==> v3: inputs <==
Design axis_uart_v1_0, start of the top module:
module axis_uart_v1_0 #(
	parameter integer BAUD_PRESCALER = 10,	 
	parameter integer PARITY = 0, 			 
	parameter integer BYTE_SIZE = 8, 		 
	parameter integer STOP_BITS = 0, 		 
	parameter integer FIFO_DEPTH = 16,		 
	parameter integer FLOW_CONTROL = 1,		 
	parameter integer DYNAMIC_CONFIG = 1	 
)
(
	input wire aclk,
	input wire aresetn,
	input wire [23:0]s_axis_config_tdata,	 
	input wire s_axis_config_tvalid,
	output wire s_axis_config_tready,
	input wire [15:0]s_axis_tdata,
	input wire s_axis_tvalid,
	output wire s_axis_tready,
	output wire [15:0]m_axis_tdata,
	output wire m_axis_tuser,				 
	output wire m_axis_tvalid,
	input wire m_axis_tready,
	output wire tx,
	input wire rx,
	output wire rts,						 
	input wire cts							 
);
Settings: LEC_CHECK=0, ABC_AREA=0, CAP_MARGIN=20, CELL_PAD_IN_SITES_DETAIL_PLACEMENT=2, CORE_ASPECT_RATIO=0.86, CORE_MARGIN=10, CORE_UTILIZATION=40, GPL_ROUTABILITY_DRIVEN=0, HOLD_SLACK_MARGIN=0.07, MAX_ROUTING_LAYER=met4, MIN_ROUTING_LAYER=met2, PLACE_DENSITY_LB_ADDON=0.14, SLEW_MARGIN=20; clock period 4.15 ns.
run.sh (not shown) runs the stock make flow with config.mk's settings and CLKGATE_MAP_FILE=.
==> v22: changes against v3 <==
==> flow/config.mk (replaced) <==
export PLATFORM = sky130hd
export DESIGN_NAME = axis_uart_v1_0
export DESIGN_NICKNAME = axis_uart_v1_0
export VERILOG_FILES = /design/flow/design.v
export SDC_FILE = /design/flow/constraint.sdc
export NUM_CORES = 4
export LEC_CHECK = 0
export CAP_MARGIN = 40
export CORE_MARGIN = 2
export CORE_UTILIZATION = 72
export CTS_CLUSTER_DIAMETER = 200
export GPL_ROUTABILITY_DRIVEN = 0
export SETUP_SLACK_MARGIN = 0.33
export SLEW_MARGIN = 40
==> flow/constraint.sdc (replaced) <==
create_clock -name core_clock -period 3.26 [get_ports {aclk}]
set_input_delay 0.6520 -clock core_clock [delete_from_list [all_inputs] [get_ports {aclk}]]
set_output_delay 0.6520 -clock core_clock [all_outputs]
set_load 0.01 [all_outputs]
==> comparison table <==
metric                                                            v3                       v22
Combinational cell fraction of total power                     19.9%                     23.3%
Non-clock buffer area fraction after layout                    4.20%                     6.91%
Net Switching                                                6.28 mW                   7.30 mW
Num rows                                                         101                        81
Setup bufs post-CTS                                                3                        53
Worst Reg2Reg Path Length in Cells                                10                        12
Sum Neg Setup Slack                                             0 ns                  -1.80 ns
Data required time of the worst path                         3.32 ns                   2.61 ns
First DRT Iteration DRCs                                        5215                      3025
Met2 routing resource usage after global routing               41.0%                     62.9%
Stage delay of the slowest cell on the critical path         0.59 ns                   0.54 ns
Routed met3 length                                          47500 um                   8090 um
Pin count of the biggest net entering global routing              95                        86
Pre-antenna DRT Iters                                              9                         7
Area of all placed cells without fillers                 41100 sq um               42700 sq um
Result of the run                                     finished clean  finished with violations
Layout check failures                                              -      negative setup slack
Latest clock arrival within the worst-skew pair              0.68 ns                   0.62 ns


==> 06-16: inputs <==
Starting RTL as in the previous note.
Settings: LEC_CHECK=0, ABC_AREA=0, CAP_MARGIN=15, CELL_PAD_IN_SITES_GLOBAL_PLACEMENT=3, CORE_MARGIN=8, CORE_UTILIZATION=46, CTS_CLUSTER_DIAMETER=351, GPL_ROUTABILITY_DRIVEN=1, GPL_TIMING_DRIVEN=0, HOLD_SLACK_MARGIN=0.26, MIN_ROUTING_LAYER=met2, PLACE_DENSITY_LB_ADDON=0.16, SETUP_SLACK_MARGIN=0.33, SLEW_MARGIN=20, TNS_END_PERCENT=90; clock period 4.65 ns.
==> inputs of 10-05, as changes to 06-16 <==
==> flow/config.mk (replaced) <==
export PLATFORM = sky130hd
export DESIGN_NAME = axis_uart_v1_0
export DESIGN_NICKNAME = axis_uart_v1_0
export VERILOG_FILES = /design/flow/design.v
export SDC_FILE = /design/flow/constraint.sdc
export NUM_CORES = 4
export LEC_CHECK = 0
export CAP_MARGIN = 20
export CORE_MARGIN = 2
export CORE_UTILIZATION = 67
export CTS_CLUSTER_DIAMETER = 331
export CTS_CLUSTER_SIZE = 33
export SLEW_MARGIN = 20
==> flow/constraint.sdc (replaced) <==
create_clock -name core_clock -period 6.48 [get_ports {aclk}]
set_input_delay 1.2960 -clock core_clock [delete_from_list [all_inputs] [get_ports {aclk}]]
set_output_delay 1.2960 -clock core_clock [all_outputs]
set_load 0.01 [all_outputs]
==> results.sh <==
# implementation run metrics
export IMPL_drt_pass1_iter_count=8
export IMPL_status="finished clean"
export IMPL_dr_max_layer_used="met5"
export IMPL_comb_share=0.359
export IMPL_final_min_clock_period_ns=4.23
export IMPL_postCtsSetupRepairBufs=9
(the above is from 06-16)
==> results.sh <==
# implementation run metrics
export IMPL_hold_viol_final=0
export IMPL_slew_headroom=0.210
export IMPL_comb_share=0.383
export IMPL_dr_max_layer_used="met4"
export IMPL_final_min_clock_period_ns=5.07
export IMPL_postCtsSetupRepairBufs=0
export IMPL_status="finished clean"
export IMPL_drt_pass1_iter_count=5
(the above is from 10-05)


==> run a: inputs <==
Starting RTL as in the previous note.
Design axis_uart_v1_0, start of the top module:
module axis_uart_v1_0 #(
	parameter integer BAUD_PRESCALER = 10,	 
	parameter integer PARITY = 0, 			 
	parameter integer BYTE_SIZE = 8, 		 
	parameter integer STOP_BITS = 0, 		 
	parameter integer FIFO_DEPTH = 16,		 
	parameter integer FLOW_CONTROL = 1,		 
	parameter integer DYNAMIC_CONFIG = 1	 
)
(
	input wire aclk,
	input wire aresetn,
	input wire [23:0]s_axis_config_tdata,	 
	input wire s_axis_config_tvalid,
	output wire s_axis_config_tready,
	input wire [15:0]s_axis_tdata,
	input wire s_axis_tvalid,
	output wire s_axis_tready,
	output wire [15:0]m_axis_tdata,
	output wire m_axis_tuser,				 
	output wire m_axis_tvalid,
	input wire m_axis_tready,
	output wire tx,
	input wire rx,
	output wire rts,						 
	input wire cts							 
);
wire s_axis_config_tx_tready;
wire s_axis_config_rx_tready;
assign s_axis_config_tready = (DYNAMIC_CONFIG) ? s_axis_config_tx_tready & s_axis_config_rx_tready : 1'b0;
uart_tx #(
	.BAUD_PRESCALER(BAUD_PRESCALER),
	.PARITY(PARITY),
	.BYTE_SIZE(BYTE_SIZE),
	.STOP_BITS(STOP_BITS),
	.FIFO_DEPTH(FIFO_DEPTH)
) uart_tx_inst (
	.aclk(aclk),
	.aresetn(aresetn),
	.s_axis_config_tdata(s_axis_config_tdata),
	.s_axis_config_tvalid((DYNAMIC_CONFIG) ? (s_axis_config_tvalid & s_axis_config_rx_tready) : 1'b0),
	.s_axis_config_tready(s_axis_config_tx_tready),
	.s_axis_tdata(s_axis_tdata),
	.s_axis_tvalid(s_axis_tvalid),
	.s_axis_tready(s_axis_tready),
	.txd(tx),
	.ctsn(FLOW_CONTROL ? cts : 1'b0)
);
uart_rx #(
	.BAUD_PRESCALER(BAUD_PRESCALER),
	.PARITY(PARITY),
	.BYTE_SIZE(BYTE_SIZE),
	.STOP_BITS(STOP_BITS),
	.FIFO_DEPTH(FIFO_DEPTH)
) uart_rx_inst (
	.aclk(aclk),
	.aresetn(aresetn),
	.s_axis_config_tdata(s_axis_config_tdata),
	.s_axis_config_tvalid((DYNAMIC_CONFIG) ? (s_axis_config_tvalid & s_axis_config_tx_tready) : 1'b0),
	.s_axis_config_tready(s_axis_config_rx_tready),
	.m_axis_tdata(m_axis_tdata),
	.m_axis_tuser(m_axis_tuser),
	.m_axis_tvalid(m_axis_tvalid),
	.m_axis_tready(m_axis_tready),
	.rxd(rx),
	.rtsn(rts)
);
endmodule
clock: 4.65 ns
lec_check: 0
abc_area: 0
cap_margin: 15
cell_pad_in_sites_global_placement: 3
core_margin: 8
core_utilization: 46
cts_cluster_diameter: 351
gpl_routability_driven: 1
gpl_timing_driven: 0
hold_slack_margin: 0.26
min_routing_layer: met2
place_density_lb_addon: 0.16
setup_slack_margin: 0.33
slew_margin: 20
tns_end_percent: 100
==> run b (differences from run a) <==
Settings changed: ABC_AREA 0 to 1, CAP_MARGIN 15 to 20, CELL_PAD_IN_SITES_GLOBAL_PLACEMENT 3 to unset, CORE_MARGIN 8 to 2, CORE_UTILIZATION 46 to 72, CTS_CLUSTER_DIAMETER 351 to unset, CTS_CLUSTER_SIZE set to 76, GPL_ROUTABILITY_DRIVEN 1 to unset, GPL_TIMING_DRIVEN 0 to unset, HOLD_SLACK_MARGIN 0.26 to 0.29, MIN_ROUTING_LAYER met2 to unset, PLACE_DENSITY_LB_ADDON 0.16 to 0.01, SETUP_SLACK_MARGIN 0.33 to 0.45, TNS_END_PERCENT 100 to unset.
==> flow/constraint.sdc (replaced) <==
create_clock -name core_clock -period 3.27 [get_ports {aclk}]
set_input_delay 0.6540 -clock core_clock [delete_from_list [all_inputs] [get_ports {aclk}]]
set_output_delay 0.6540 -clock core_clock [all_outputs]
set_load 0.01 [all_outputs]
==> run c (differences from run a) <==
Settings changed: ABC_AREA 0 to unset, CAP_MARGIN 15 to 20, CELL_PAD_IN_SITES_GLOBAL_PLACEMENT 3 to unset, CORE_MARGIN 8 to 2, CORE_UTILIZATION 46 to 63, CTS_CLUSTER_DIAMETER 351 to unset, GPL_ROUTABILITY_DRIVEN 1 to unset, GPL_TIMING_DRIVEN 0 to unset, HOLD_SLACK_MARGIN 0.26 to unset, MAX_ROUTING_LAYER set to met4, MIN_ROUTING_LAYER met2 to unset, PLACE_DENSITY_LB_ADDON 0.16 to unset, SETUP_SLACK_MARGIN 0.33 to unset, TNS_END_PERCENT 100 to unset.
==> flow/constraint.sdc (replaced) <==
create_clock -name core_clock -period 8.0 [get_ports {aclk}]
set_input_delay 1.6000 -clock core_clock [delete_from_list [all_inputs] [get_ports {aclk}]]
set_output_delay 1.6000 -clock core_clock [all_outputs]
set_load 0.01 [all_outputs]
==> comparison table <==
item	run c	run b	run a
Critical path capture point	m_axis_tdata[11]	m_axis_tdata[0]	m_axis_tuser
Area of combinational cells with multiple inputs	14,500 um2	14,100 um2	14,900 um2
Switching power as a share of total power	0.271	0.317	0.290
Global routing usage on met2	0.506	0.657	0.403
Wire length on met3	4290 um	11,400 um	38,400 um
Total Routed Length	83,900 um	103,000 um	96,100 um
Total power	10.0 mW	27.0 mW	17.9 mW
Final period utilization	0.694	0.921	0.911
Slowest cell delay on critical path	970 ps	410 ps	500 ps
Logic power comb	1.75 mW	6.78 mW	3.64 mW
Nets	3,028	4,049	3,210
Number of signal-net inverters in the final layout	71	259	71
Adder share	0.0200	0.0202	0.0200
Placed Cells incl. Taps	3,601	4,492	4,049
Status	timing/DRC/antenna clean	timing/DRC/antenna clean	timing/DRC/antenna clean
Power is estimated from default activity; no workload was simulated.
